==> job 7808 <==
==> flow/design.v <==
module geofence ( clk,reset,X,Y,valid,is_inside);
input clk;
input reset;
input [9:0] X;
input [9:0] Y;
output reg valid;
output is_inside;
reg [2:0]state, next_state;
parameter IDLE = 3'd0,
	  READ = 3'd1,
      SORTING = 3'd2,
	  CAL = 3'd3,
	  OUT = 3'd4,
      BUFFF = 3'd5;
reg [2:0] sort_cnt;
reg [2:0] cnt;
reg [9:0] tmp_x[0:5];
reg [9:0] tmp_y[0:5];
reg [9:0] target_x;
reg [9:0] target_y;
reg [2:0] sort_idx;
reg signed [10:0] buf1;
reg signed [10:0] buf2;
reg signed [21:0] tmp;
reg done;
wire signed [21:0]mul;
assign mul = buf1 * buf2;
reg [5:0] result;
assign is_inside = &result | &(~result);
always@(posedge clk or posedge reset)begin
    if(reset)
        state <= IDLE;
    else 
        state <= next_state;
end
always@(*)begin
    if(reset)
        next_state = IDLE;
    else begin
        case(state)
            IDLE:
                next_state = READ;
            READ:begin
                if(done == 1) next_state = SORTING;
                else next_state = READ;  
            end
            SORTING:begin
                if(sort_idx == 0) next_state = CAL;
                else next_state = SORTING;
            end
            CAL:begin
                if(sort_idx == 6) next_state = OUT;
                else next_state = CAL;
            end 
            OUT:
                next_state = BUFFF;
            BUFFF:
                next_state = READ; 
            default:    next_state = IDLE;
        endcase
    end 
end
always@(posedge clk or posedge reset)begin
    if(reset)begin
        cnt <= 0;
        done <= 0;
        sort_cnt <= 1;
        sort_idx <= 4;
        valid <= 0;
    end
    else begin
        if(next_state == READ) begin
            valid <= 0;
            case(cnt)
                0:begin
                    target_x <= X;
                    target_y <= Y;
                end
                1:begin
                    tmp_x[0] <= X;
                    tmp_y[0] <= Y;
                end
                2:begin
                    tmp_x[1] <= X;
                    tmp_y[1] <= Y;
                end
                3:begin
                    tmp_x[2] <= X;
                    tmp_y[2] <= Y;
                end
                4:begin
                    tmp_x[3] <= X;
                    tmp_y[3] <= Y;
                end
                5:begin
                    tmp_x[4] <= X;
                    tmp_y[4] <= Y;
                end
                6:begin
                    tmp_x[5] <= X;
                    tmp_y[5] <= Y;
                end
            endcase
            if(cnt < 6)
                cnt <= cnt + 1;
            else begin
                cnt <= 0;
                done <= 1;
            end
        end
        else if(next_state == SORTING)begin
            done <= 0;
            case(cnt)
                0:begin
                    buf1 <= tmp_x[sort_cnt] - tmp_x[0];         
                    cnt <= cnt + 1;
                end
                1:begin      
                    buf2 <= tmp_y[sort_cnt+1] - tmp_y[0];    
                    cnt <= cnt + 1;
                end
                2:begin
                    tmp <= mul;
                    buf2 <= tmp_y[sort_cnt] - tmp_y[0];    
                    cnt <= cnt + 1;
                end
                3:begin
                    buf1 <= tmp_x[sort_cnt+1] - tmp_x[0];
                    cnt <= cnt + 1;
                end
                4:begin
                    if(tmp > mul)begin
                        cnt <= 5;
                    end
                    else begin
                        if(sort_cnt == sort_idx) begin
                            sort_idx <= sort_idx - 1;
                            sort_cnt <= 1;
                        end
                        else 
                            sort_cnt <= sort_cnt + 1;
                        cnt <= 0;
                    end
                end
                5:begin
                    tmp_x[sort_cnt] <= tmp_x[sort_cnt+1];
                    tmp_x[sort_cnt+1] <= tmp_x[sort_cnt];
                    tmp_y[sort_cnt] <= tmp_y[sort_cnt+1];
                    tmp_y[sort_cnt+1] <= tmp_y[sort_cnt];
                    if(sort_cnt == sort_idx) begin
                        sort_idx <= sort_idx - 1;
                        sort_cnt <= 1;
                    end
                    else 
                        sort_cnt <= sort_cnt + 1;
                    cnt <= 0;
                end
            endcase
        end
        else if(next_state == CAL)begin
            case(cnt)
            0:begin
                buf1 <= tmp_x[sort_idx] - target_x;
            end
            1:begin
                if(sort_idx == 5)
                    buf2 <= tmp_y[0] - target_y;
                else
                    buf2 <= tmp_y[sort_idx+1] - target_y;
            end
            2:begin
                tmp <= mul;
                buf2 <= tmp_y[sort_idx] - target_y;
            end
            3:begin
                if(sort_idx == 5)
                    buf1 <= tmp_x[0] - target_x;
                else
                    buf1 <= tmp_x[sort_idx+1] - target_x;
             end
            4:begin
                result[sort_idx] <= (tmp > mul);
                sort_idx <= sort_idx + 1;
            end
            endcase
            if(cnt < 4)begin
                cnt <= cnt + 1;
            end
            else 
                cnt <= 0;
        end
        else if(next_state == OUT)begin
            sort_idx <= 4;
            sort_cnt <= 1;
            cnt <= 0;
            valid <= 1;
        end
    end
end
endmodule
==> flow/run.sh <==
#!/bin/bash
# the make line also repeats each setting of config.mk as NAME=value (left out here)
make -C /OpenROAD-flow-scripts/flow DESIGN_CONFIG=/design/flow/config.mk WORK_HOME=/design/flow/orfs CLKGATE_MAP_FILE= finish
==> flow/config.mk <==
export PLATFORM = sky130hd
export DESIGN_NAME = geofence
export DESIGN_NICKNAME = geofence
export VERILOG_FILES = /design/flow/design.v
export SDC_FILE = /design/flow/constraint.sdc
export NUM_CORES = 4
export LEC_CHECK = 0
export CAP_MARGIN = 20
export CORE_MARGIN = 2
export CORE_UTILIZATION = 72
export CTS_CLUSTER_DIAMETER = 213
export CTS_CLUSTER_SIZE = 10
export SETUP_SLACK_MARGIN = 0.31
export SLEW_MARGIN = 20
export TNS_END_PERCENT = 10
==> flow/constraint.sdc <==
create_clock -name core_clock -period 1.07 [get_ports {clk}]
set_input_delay 0.2140 -clock core_clock [delete_from_list [all_inputs] [get_ports {clk}]]
set_output_delay 0.2140 -clock core_clock [all_outputs]
set_load 0.01 [all_outputs]
==> job 992: changes against job 7808 <==
CORE_UTILIZATION = 68   (was 72)
CTS_CLUSTER_DIAMETER = default   (was 213)
CTS_CLUSTER_SIZE = 31   (was 10)
SETUP_SLACK_MARGIN = default   (was 0.31)
TNS_END_PERCENT = default   (was 10)
==> flow/constraint.sdc (replaced) <==
create_clock -name core_clock -period 5.96 [get_ports {clk}]
set_input_delay 1.1920 -clock core_clock [delete_from_list [all_inputs] [get_ports {clk}]]
set_output_delay 1.1920 -clock core_clock [all_outputs]
set_load 0.01 [all_outputs]
==> job 9984: changes against job 7808 <==
ABC_AREA = 1   (was default)
CORE_ASPECT_RATIO = 1.58   (was default)
CTS_CLUSTER_DIAMETER = 204   (was 213)
CTS_CLUSTER_SIZE = 25   (was 10)
GPL_ROUTABILITY_DRIVEN = 1   (was default)
MAX_ROUTING_LAYER = met4   (was default)
PLACE_DENSITY_LB_ADDON = 0.01   (was default)
SETUP_SLACK_MARGIN = 1.66   (was 0.31)
TNS_END_PERCENT = 30   (was 10)
==> flow/constraint.sdc (replaced) <==
create_clock -name core_clock -period 5.75 [get_ports {clk}]
set_input_delay 1.1500 -clock core_clock [delete_from_list [all_inputs] [get_ports {clk}]]
set_output_delay 1.1500 -clock core_clock [all_outputs]
set_load 0.01 [all_outputs]
==> qor summary <==
	job 7808	job 992	job 9984
Run status	did not finish	failed layout checks	did not finish
Last stage reached	4_1_cts	-	5_1_grt
Reasons for failing layout checks	-	negative setup slack	-
Initial cell density of the core	0.734	0.690	0.732
Sequential element share of the synthesized area	0.310	0.310	0.299
Post-CTS setup repair buffer count	-	18	12
Cell area after synthesis	0.0198 sq mm	0.0198 sq mm	0.0205 sq mm
H-tree Lvls	-	1	1
Distinct cell type count of the synthesized netlist	65	65	62
Multiplexer fraction of the synthesized cell area	0.0469	0.0469	0.0102
Pre-CTS WS	-6.05 ns	-0.936 ns	-0.662 ns
Yosys xor share	0.0257	0.0257	0.0184
Total half-perimeter wirelength after legalization and detailed placement	56.9 mm	44.1 mm	53.1 mm
Longest Clk Path Bufs	-	3	3
Die boundary width	170 microns	175 microns	138 microns
Routability congestion estimate	1.08	1.00	1.07
Placed Instance Area	0.0245 sq mm	0.0212 sq mm	0.0223 sq mm
Number of buffers created by CTS	-	23	12
Yosys aoi share	0.181	0.181	0.148


==> inputs of fjord <==
// geofence: RTL as listed in full above, without the edits since
make LEC_CHECK=0 CAP_MARGIN=20 CORE_MARGIN=2 CORE_UTILIZATION=40 SLEW_MARGIN=20 finish   # period 7.4 ns
run.sh (not shown) runs the stock make flow with config.mk's settings and CLKGATE_MAP_FILE=.
==> yarrow (differences from fjord) <==
CORE_UTILIZATION = 72   (was 40)
==> flow/constraint.sdc (replaced) <==
create_clock -name core_clock -period 1.2 [get_ports {clk}]
set_input_delay 0.2400 -clock core_clock [delete_from_list [all_inputs] [get_ports {clk}]]
set_output_delay 0.2400 -clock core_clock [all_outputs]
set_load 0.01 [all_outputs]
==> tundra (differences from fjord) <==
ABC_AREA = 1   (was unset)
CORE_UTILIZATION = 72   (was 40)
PLACE_DENSITY = 0.38   (was unset)
SETUP_SLACK_MARGIN = 2.31   (was unset)
TNS_END_PERCENT = 5   (was unset)
==> flow/constraint.sdc (replaced) <==
create_clock -name core_clock -period 7.74 [get_ports {clk}]
set_input_delay 1.5480 -clock core_clock [delete_from_list [all_inputs] [get_ports {clk}]]
set_output_delay 1.5480 -clock core_clock [all_outputs]
set_load 0.01 [all_outputs]
==> quartz (differences from fjord) <==
CORE_UTILIZATION = 72   (was 40)
CTS_CLUSTER_SIZE = 21   (was unset)
HOLD_SLACK_MARGIN = -0.08   (was unset)
SETUP_SLACK_MARGIN = 0.82   (was unset)
==> flow/constraint.sdc (replaced) <==
create_clock -name core_clock -period 6.86 [get_ports {clk}]
set_input_delay 1.3720 -clock core_clock [delete_from_list [all_inputs] [get_ports {clk}]]
set_output_delay 1.3720 -clock core_clock [all_outputs]
set_load 0.01 [all_outputs]
==> metrics.yaml <==
status:
  status: "no timing/DRC/antenna violations"
synth:
  yosys_area_um2: 19790
  synthAoiAreaFrac: 0.1807
worst_setup_path:
  r2r_setup_slack_ps: 420
  path_max_fanout: 9
  path_buffers: 5
global_routing:
  use_met2: 0.3899
sta:
  tightest_slew_ps: 1052
  finalHoldViolCount: 0
cells_and_area:
  nNonClkInverters: 238
detailed_routing:
  diodes: 0
  met3WireLength_um: 7322
  drt-initial-drc-count: 2461
hold_path:
  worstHoldEndpoint: "valid$_DFFE_PP0P_"
That was fjord.
==> metrics.yaml <==
hold_path:
  worstHoldEndpoint: "valid$_DFFE_PP0P_"
detailed_routing:
  met3WireLength_um: 8944
  diodes: 1
status:
  violations: "setup timing"
  status: "complete, but fails checks"
worst_setup_path:
  r2r_setup_slack_ps: -10
cells_and_area:
  nNonClkInverters: 238
sta:
  worst_slack_ps: -12.69
  setup_violations: 2
That was quartz.
==> metrics.yaml <==
status:
  status: "no timing/DRC/antenna violations"
cells_and_area:
  nNonClkInverters: 465
synth:
  yosys_area_um2: 20520
  synthAoiAreaFrac: 0.1480
sta:
  tightest_slew_ps: 1226
  finalHoldViolCount: 0
worst_setup_path:
  path_max_fanout: 7
  r2r_setup_slack_ps: 1030
  cp-start-kind: "flop"
global_routing:
  use_met2: 0.7448
That was tundra.
==> metrics.yaml <==
place:
  io_buffer_count: 23
  place_ws_ps: -6118
status:
  flow.first_error: "[ERROR DPL-0038] Utilization greater than 100%, impossible to legalize"
  status: "aborted with a tool error"
  haltStage: "4_1_cts"
synth:
  common_cells: "nand2_1 (441), inv_1 (237), edfxtp_1 (190)"
  top_logic_kind: "adder cells"
  ys_top_cells_by_area: "edfxtp_1 (29%), fa_1 (12%), ha_1 (8.4%), nand2_1 (8.4%), a31oi_1 (5.0%)"
  yosys_area_um2: 19790
  mux_share: 0.04690
  synth_nets: 2510
  synth-edff-count: 190
  synthAoiAreaFrac: 0.1807
  syn_area_per_cell_um2: 8.860
  ys_sh_simple: 0.1579
floorplan:
  coreArea_um2: 26950
That was yarrow.
